zinc:
## CPU
module CPU(
    input               clk         ,
    input               rstn        ,
    input               rf_dcp_rd   ,
    input [4:0]         rf_addr     ,
    output reg [31:0]   rf_out      ,
    output [7:0]        imem_addr   ,
    input [31:0]        imem_rdata  ,
    output [7:0]        dmem_addr   ,
    output [31:0]       dmem_wdata  ,
    output              dmem_we     ,
    input [31:0]        dmem_rdata  ,
    output              stop
    );
    reg [31:0]   md          ;
    reg [31:0]   y           ;
    wire [31:0]  pc          ;
    wire [31:0]  npc         ;
    reg [31:0]   imm         ;
    reg [31:0]   ir          ;
    reg [31:0]   a           ;
    reg [31:0]   b           ;
    wire [2:0]   branch      ;
    wire         MemRead     ;
    wire         MemWrite    ;
    wire         MemtoReg    ;
    wire [2:0]   ALUOP       ;
    wire         ALUSrc1     ;
    wire [1:0]   ALUSrc2     ;
    wire         RegWrite    ;
    wire [2:0]   zero        ;
    wire [2:0]   mode        ;
    wire         uors        ;
    wire [2:0]   extmode1    ;
    wire [2:0]   extmode2    ;
    wire [2:0]   extmode2_m  ;
    wire         sp_sign     ;
    wire [31:0]  md_ext      ;
    wire  eflush;
    wire  dstall;
    wire  fstall;
    wire  flush;
    wire [31:0]         a0;
    wire [31:0]         b0;
    wire [31:0]         imm_0;
    reg [31:0]          b_m;
    reg [31:0]           b_m_0;
    reg [31:0] md_n;
    reg [4:0]          rs1;
    reg [4:0]          rs2;
    reg [4:0]          rd;
    reg [4:0]          rd_m;
    reg [4:0]          rd_w;
  ...
clock: 6.76 ns
lec_check: 0
cap_margin: 20
core_margin: 2
core_utilization: 72
cts_cluster_diameter: 360
cts_cluster_size: 17
max_routing_layer: met4
place_density_lb_addon: 0.25
slew_margin: 20
tns_end_percent: 20
run.sh (not shown) runs the stock make flow with config.mk's settings and CLKGATE_MAP_FILE=.
As the logs show, zinc stopped at global routing (5_1_grt) after a tool error, so it never reached the end of the flow.
> inputs changed (zinc -> maple)
Settings: removing TNS_END_PERCENT (formerly 20); removing PLACE_DENSITY_LB_ADDON (formerly 0.25); changing CTS_CLUSTER_DIAMETER from 360 to 27; changing CORE_UTILIZATION from 72 to 66; removing CTS_CLUSTER_SIZE (formerly 17); setting SETUP_SLACK_MARGIN to 1.82 for the first time; changing the clock period (ns, I/O delays scaled along) from 6.76 to 6.87.
[summary]
- maple vs zinc: HPWL after detailed placement down by a few percent
- Diff zinc..maple | cell area after technology mapping | unchanged
- No final results exist for maple, since it was stopped by error GRT-0232 during global routing (5_1_grt).
- Height of the die of maple exceeds that of zinc by a few percent.
- Taking maple as 1.0, zinc lands at 0.30 on number of CTS-inserted buffers.
- Post-CTS setup buffer count, zinc and maple, higher one = zinc.
Input changes introduced in fjord (baseline for comparison: maple):
Settings: CTS_CLUSTER_SIZE: unset -> 14; SETUP_SLACK_MARGIN: 1.82 -> unset; MAX_ROUTING_LAYER: met4 -> unset; CTS_CLUSTER_DIAMETER: 27 -> unset; CORE_UTILIZATION: 66 -> 61; the clock period (ns, I/O delays scaled along): 6.87 -> 6.52.
Notes after the runs:
fjord against maple; area of the chip is up by a little under 10%. Number of cell rows of fjord exceeds that of maple by a few percent. maple -> fjord: post-synthesis cell count delta 0, exact match. Among maple and fjord, the run that stopped before the end is maple, and it is the only one. fjord finished all stages; however, its layout fails the closing checks, the failures being setup timing. maple did not make it past global routing (5_1_grt), where a tool error ended it. [compare] base=maple new=fjord: estimated wirelength of the detail-placed design rose by about 8%; height of the die has increased. Sort maple and fjord by number of buffers inserted by post-CTS setup repair, ascending, and maple comes first. Global placement routability congestion: fjord vs maple down 0.10. Number of buffers on the longest clock path, maple and fjord: smaller value in fjord. Diff maple -> fjord: CTS H-tree depth decreased 1, number of buffers created by CTS decreased 173.
For quartz, these inputs were changed with respect to fjord:
Settings: changing CORE_UTILIZATION from 61 to 57; setting SETUP_SLACK_MARGIN to 1.68 for the first time; removing CTS_CLUSTER_SIZE (formerly 14); changing the clock period (ns, I/O delays scaled along) from 6.52 to 7.05.
Findings:
In quartz the implementation completed, yet the final layout does not meet the checks, the culprit being setup timing.
Min detailed-route wire length across quartz and fjord: quartz
The multi-input combinational cell count was comparable across quartz and fjord.
Going from fjord to quartz, global-route wire length before repair lost 4.7%, final cell count picked up an extra 1.2%, height of the chip picked up an extra about 3.4%.
The cell area power density of quartz is lower than that of fjord.
HPWL reported at the end of detailed placement ended up about 1.7% lower on quartz than on fjord.
Between quartz and fjord, the post-route setup TNS is higher for quartz.
Compared with fjord, cell area in quartz increased slightly.
For xenon, these inputs were changed with respect to quartz:
Settings: clearing SETUP_SLACK_MARGIN, which used to be 1.68; swapping 57 for 40 in CORE_UTILIZATION; swapping 7.05 for 10.2 in the clock period (ns, I/O delays scaled along).
### Flow results
- The final period demand of the worst path number comes out higher for xenon vs quartz.
- Going from quartz to xenon, fmax shrinks by about 20%.
- Taking quartz as the reference point, the clock network power share of xenon rises by 2.9 points.
- xenon vs quartz: sequential share of layout area up in xenon
- Re total global routing track utilization: xenon and quartz aren't equal, and the lower value belongs to xenon.
- Between quartz and xenon, the flow reports total power decreasing by more than a quarter.
- Total of fill cells in the finished design grows by more than half when moving from quartz to xenon.
- Side by side, arrival time of the worst setup path turned out higher in xenon than in quartz.
- Max post-synthesis to final-layout area growth across xenon and quartz: quartz
- xenon reports a lower initial antenna violation count than quartz does.
- xenon ended with every stage complete and zero timing, DRC or antenna violations.
Here is what was changed in the inputs of juniper compared with xenon.
Settings: the clock period (ns, I/O delays scaled along) changed from 10.2 to 10.5.
--- outcome ---
Re synthesized area per cell: no difference whatsoever between juniper and xenon.
Compared with xenon, placement density in the core of juniper is lower.
Compared xenon against juniper; cell area after placement within noise.
Data required time at the worst endpoint: juniper and xenon compared, higher one is juniper
Delta (juniper minus xenon): count of clock-buffer cells in the layout saw a decrease; final routed wirelength across all metal layers saw an increase; logic share of the area saw an increase; total instance count after detailed placement saw little to no change.
Taking xenon as the reference, in juniper register-to-register slack went down by 0.19 ns; maximum frequency went down by 4.9%.
xenon has a higher synthesis-to-finish area growth than juniper.

* * *

== P ==
CPU again, from the RTL that the note above started with.
Design CPU, start of the top module:
module CPU(
    input               clk         ,
    input               rstn        ,
    input               rf_dcp_rd   ,
    input [4:0]         rf_addr     ,
    output reg [31:0]   rf_out      ,
    output [7:0]        imem_addr   ,
    input [31:0]        imem_rdata  ,
    output [7:0]        dmem_addr   ,
    output [31:0]       dmem_wdata  ,
    output              dmem_we     ,
    input [31:0]        dmem_rdata  ,
    output              stop
    );
==> flow/config.mk <==
export PLATFORM = sky130hd
export DESIGN_NAME = CPU
export DESIGN_NICKNAME = CPU
export VERILOG_FILES = /design/flow/design.v
export SDC_FILE = /design/flow/constraint.sdc
export NUM_CORES = 4
export LEC_CHECK = 0
export ABC_AREA = 1
export CAP_MARGIN = 20
export CELL_PAD_IN_SITES_GLOBAL_PLACEMENT = 1
export CORE_ASPECT_RATIO = 1.19
export CORE_MARGIN = 10
export CORE_UTILIZATION = 66
export CTS_CLUSTER_SIZE = 74
export GPL_ROUTABILITY_DRIVEN = 0
export GPL_TIMING_DRIVEN = 0
export HOLD_SLACK_MARGIN = 0.26
export PLACE_DENSITY = 0.58
export SLEW_MARGIN = 25
export TNS_END_PERCENT = 60
==> flow/constraint.sdc <==
create_clock -name core_clock -period 13.7 [get_ports {clk}]
set_input_delay 2.7400 -clock core_clock [delete_from_list [all_inputs] [get_ports {clk}]]
set_output_delay 2.7400 -clock core_clock [all_outputs]
set_load 0.01 [all_outputs]
The log for P ends in 3_1_place_gp_skip_io with error GPL-0301, so the run never completed.
What T does differently from P at the input level:
# P
export LEC_CHECK = 0
export ABC_AREA = 1
export CAP_MARGIN = 20
export CELL_PAD_IN_SITES_GLOBAL_PLACEMENT = 1
export CORE_ASPECT_RATIO = 1.19
export CORE_MARGIN = 10
export CORE_UTILIZATION = 66
export CTS_CLUSTER_SIZE = 74
export GPL_ROUTABILITY_DRIVEN = 0
export GPL_TIMING_DRIVEN = 0
export HOLD_SLACK_MARGIN = 0.26
export PLACE_DENSITY = 0.58
export SLEW_MARGIN = 25
export TNS_END_PERCENT = 60
create_clock -name core_clock -period 13.7 [get_ports {clk}]
# T
export LEC_CHECK = 0
export CAP_MARGIN = 20
export CORE_MARGIN = 2
export CORE_UTILIZATION = 63
export SETUP_SLACK_MARGIN = 1.77
export SLEW_MARGIN = 20
create_clock -name core_clock -period 6.41 [get_ports {clk}]
==> results <==
- P and T: no clean run
- Flow for T halted at 5_1_grt, error code ODB-0269.
- T: synthesized cell count lower than P
- Taking P as the reference, in T die area went down by 5.1%; post-synthesis share of cell area spent on and-or and or-and gates went down by 4.3 points; area of the synthesized netlist per yosys stat went down by about 0.8%.

* * *

== run A ==
CPU again, from the RTL that the note above started with.
Settings: LEC_CHECK=0, ABC_AREA=1, CAP_MARGIN=20, CORE_MARGIN=2, CORE_UTILIZATION=72, CTS_CLUSTER_DIAMETER=319, PLACE_DENSITY_LB_ADDON=0.06, SETUP_SLACK_MARGIN=0.61, SLEW_MARGIN=20; clock period 4.11 ns.
No final results exist for run A, since it was stopped by error GRT-0232 during global routing (5_1_grt).
What run B does differently from run A at the input level:
- SETUP_SLACK_MARGIN: 0.61 -> 1.66
- CTS_CLUSTER_DIAMETER: 319 -> unset
- PLACE_DENSITY_LB_ADDON: 0.06 -> unset
- ABC_AREA: 1 -> unset
- CORE_UTILIZATION: 72 -> 40
- the clock period (ns, I/O delays scaled along): 4.11 -> 10.2
[summary]
Run B ran to completion and came out clean on the timing, design-rule and antenna checks.
Synthesis area per yosys in run B is about 0.8% below run A.
Area of placed instances in run B vs run A: down about 5%
Diff run B and run A: synthesized-area fraction occupied by and/or/nand/nor cells higher in run A
Summary: with run A as the reference, mean instance size in the synthesized netlist in run B moved up by more than a quarter.
Compare run B and run A | number of library cell types mapped by synthesis higher: run B

* * *

== run 1 ==
CPU again, from the RTL that the note above started with.
Settings: LEC_CHECK=0, ABC_AREA=0, CAP_MARGIN=20, CORE_MARGIN=5, CORE_UTILIZATION=58, PLACE_DENSITY_LB_ADDON=0.07, SLEW_MARGIN=15; clock period 5.78 ns.
Nothing crashed in run 1 and all stages finished; the problem is that the final layout failed, the offending checks being setup timing.
> inputs changed (run 1 -> run 2)
- ABC_AREA no longer set, was 0
- SLEW_MARGIN now 25, was 15
- CORE_UTILIZATION now 23, was 58
- PLACE_DENSITY_LB_ADDON no longer set, was 0.07
- CTS_CLUSTER_SIZE now 59, previously not set
- CORE_MARGIN now 2, was 5
- the clock period (ns, I/O delays scaled along) now 10.5, was 5.78
## What came out
Run 2 closes out successfully: all stages finished, all timing, DRC and antenna checks passed.
Initial antenna violation count (run 2 vs. run 1) increases by more than 10%
On clock buffer count from CTS: between run 1 and run 2, it ends up higher for run 2.
Between run 1 and run 2, first-pass GRT wire length decreased.
Maximum number of pins on one net before global-route repair in run 2 is 32 higher than in run 1
Across both runs, core utilization was lower for run 2 than for run 1.
Going from run 1 to run 2, the routed wire length was found to have gone down by 5.2%.
| area added between synthesis and finish | run 2 vs run 1 | 5.0 points lower |
> inputs changed (run 2 -> run 3)
- ABC_AREA now 0, previously not set
- CORE_UTILIZATION now 58, was 23
- SLEW_MARGIN now 15, was 25
- CTS_CLUSTER_SIZE no longer set, was 59
- SETUP_SLACK_MARGIN now 0.84, previously not set
- the clock period (ns, I/O delays scaled along) now 5.78, was 10.5
==> results <==
- Status run 3: flow complete, layout not clean - setup timing
- Compared run 3 vs run 2, and combinational fraction of design power is up in run 3.
- Higher clock network fraction of total power was reported by run 2, not run 3.
- Cmp run 3 and run 2 / area added between synthesis and finish / lower: run 2
- In run 3 relative to run 2, final area had gone up by a few percent.
- Compared with run 2, run 3 shows combinational power that has gone up by more than 100%.
- Going from run 2 to run 3, first-pass GRT wire length moved up, latest clock arrival within the worst-skew pair now smaller.
- For run 3, the worst setup path endpoint was b[6], unlike run 2, where it was ir[1].
- Between run 3 and run 2, it is run 3 whose global-route met2 utilization is higher, by 43 points.
- Delta (run 3 minus run 2): worst-case setup margin in the final layout down 2.23 ns, setup TNS after final layout went down.
What run 4 does differently from run 3 at the input level:
- a change of CORE_UTILIZATION from 58 to 61
- a change of SLEW_MARGIN from 15 to 20
- a deleted SETUP_SLACK_MARGIN that had been 0.84
- a deleted ABC_AREA that had been 0
- a change of the clock period (ns, I/O delays scaled along) from 5.78 to 8.28
Results
Delta (run 4 minus run 3): proportion of power drawn by the clock network went up by 0.2 points, post-route fraction of the period consumed by the critical path went down by 34 points, layout overhead on the synthesized area went down by 9.2 points.
Lower sum of negative setup slack among run 3 and run 4: run 3
Routed wire length was higher in run 3 than in run 4.
No stage failed in run 4, and the final checks on the layout all came back clean.
The timing startpoint of the critical path comes out rs2[2] in one run and rs1[1] in the other, namely in run 3 and run 4 respectively.
Run 4 vs. run 3: vertical die dimension fell 9.1 um; global routing usage on met1 decreased 2.5 points.
The end point of the critical path comes out b[6] in one run and b[29] in the other, namely in run 3 and run 4 respectively.
Taking run 3 as 1.0, run 4 lands at 0.43 on non-clock buffer count.
Relative to run 3, power share of the combinational group has gone down in run 4.
As of run 4, sum of internal, switching and leakage power had fallen by more than a quarter compared to run 3.

* * *

== v29 ==
CPU again, from the RTL that the note above started with.
clock: 7.05 ns
lec_check: 0
cap_margin: 20
core_margin: 2
core_utilization: 60
cts_cluster_diameter: 28
cts_cluster_size: 41
setup_slack_margin: 1.68
slew_margin: 20
Nothing crashed in v29 and all stages finished; the problem is that the final layout failed, the offending checks being setup timing.
Here is what was changed in the inputs of v42 compared with v29.
Settings: CTS_CLUSTER_DIAMETER no longer set, was 28; SETUP_SLACK_MARGIN now 1.82, was 1.68; CORE_UTILIZATION now 57, was 60; CTS_CLUSTER_SIZE no longer set, was 41; the clock period (ns, I/O delays scaled along) now 6.87, was 7.05.
Findings:
- The run showing the greater post-place setup slack is v29.
- In the metrics for v42 and v29, the one carrying the lower power spent charging and discharging nets is v42.
- Min utilization across v42 and v29: v42
- Sequential cell fraction of total power: v42 vs v29 up 9.7 points
- v42 finished every stage; the final checks, however, were not passed, the failures being setup timing.
- STATUS post-layout minimum cycle time: v42 loses against v29
- Lower part of the cycle the worst path needs goes to v29 over v42.
Here is what was changed in the inputs of v32 compared with v42.
Settings: swapping 57 for 61 in CORE_UTILIZATION; putting CTS_CLUSTER_SIZE at 14 where nothing was set; putting CTS_CLUSTER_DIAMETER at 27 where nothing was set.
Findings:
- The flow for v32 finished, though final verification flagged setup timing.
- For the clock-buffer cell count, v32 came in 187 higher than v42 did.
- Part of the power in combinational logic: v32 vs v42 down 4.5 points
- Clock skew: v32 > v42
- v32 vs v42: final weighted congestion of routability-driven global placement up by a few percent
The following lists how v53 was set up differently from v32:
Settings: a change of CTS_CLUSTER_SIZE from 14 to 98; a change of CORE_UTILIZATION from 61 to 62; a deleted CTS_CLUSTER_DIAMETER that had been 27; a deleted SETUP_SLACK_MARGIN that had been 1.82; a change of the clock period (ns, I/O delays scaled along) from 6.87 to 5.73.
### Flow results
No crash in v53: every stage finished, but the layout fails its final checks due to setup timing.
Lower post-route minimum period goes to v53 over v32.
Between v32 and v53, sum of internal, switching and leakage power is higher for v32, v53 comes in under that.
v53 reports a lower final standard cell utilization of the core than v32 does.
v53 vs v32, share of total power in combinational logic went up by 5.3 points.
Edits applied to the flow inputs when going from v53 to v3:
Settings: PLACE_DENSITY_LB_ADDON now 0.25, previously not set; CTS_CLUSTER_SIZE no longer set, was 98; CORE_UTILIZATION now 70, was 62; the clock period (ns, I/O delays scaled along) now 6.51, was 5.73.
## What came out
- The flow ended early for v3: it failed with a tool error in 5_1_grt.
- v53 -> v3: largest buffer count on any clock path delta 0, exact match
- In the flow results for v53 and v3, the core area is smaller on v3.
- Sort v53 and v3 by row count desc -> top: v53
- Post-synthesis cell area: v3 vs v53 — no meaningful difference
- Die size (v3 / v53): 0.887
- Starting utilization of the core area (higher): v3
- Fraction of the mapped netlist area in simple logic gates: v53 vs v3 — no meaningful difference
- When the final numbers for v53 and v3 were put side by side, the horizontal die dimension turned out to be smaller in v3.
- v3 vs v53 — number of placed instances, taps included dropped 3.5%.
Power and IR drop assume default switching activity.
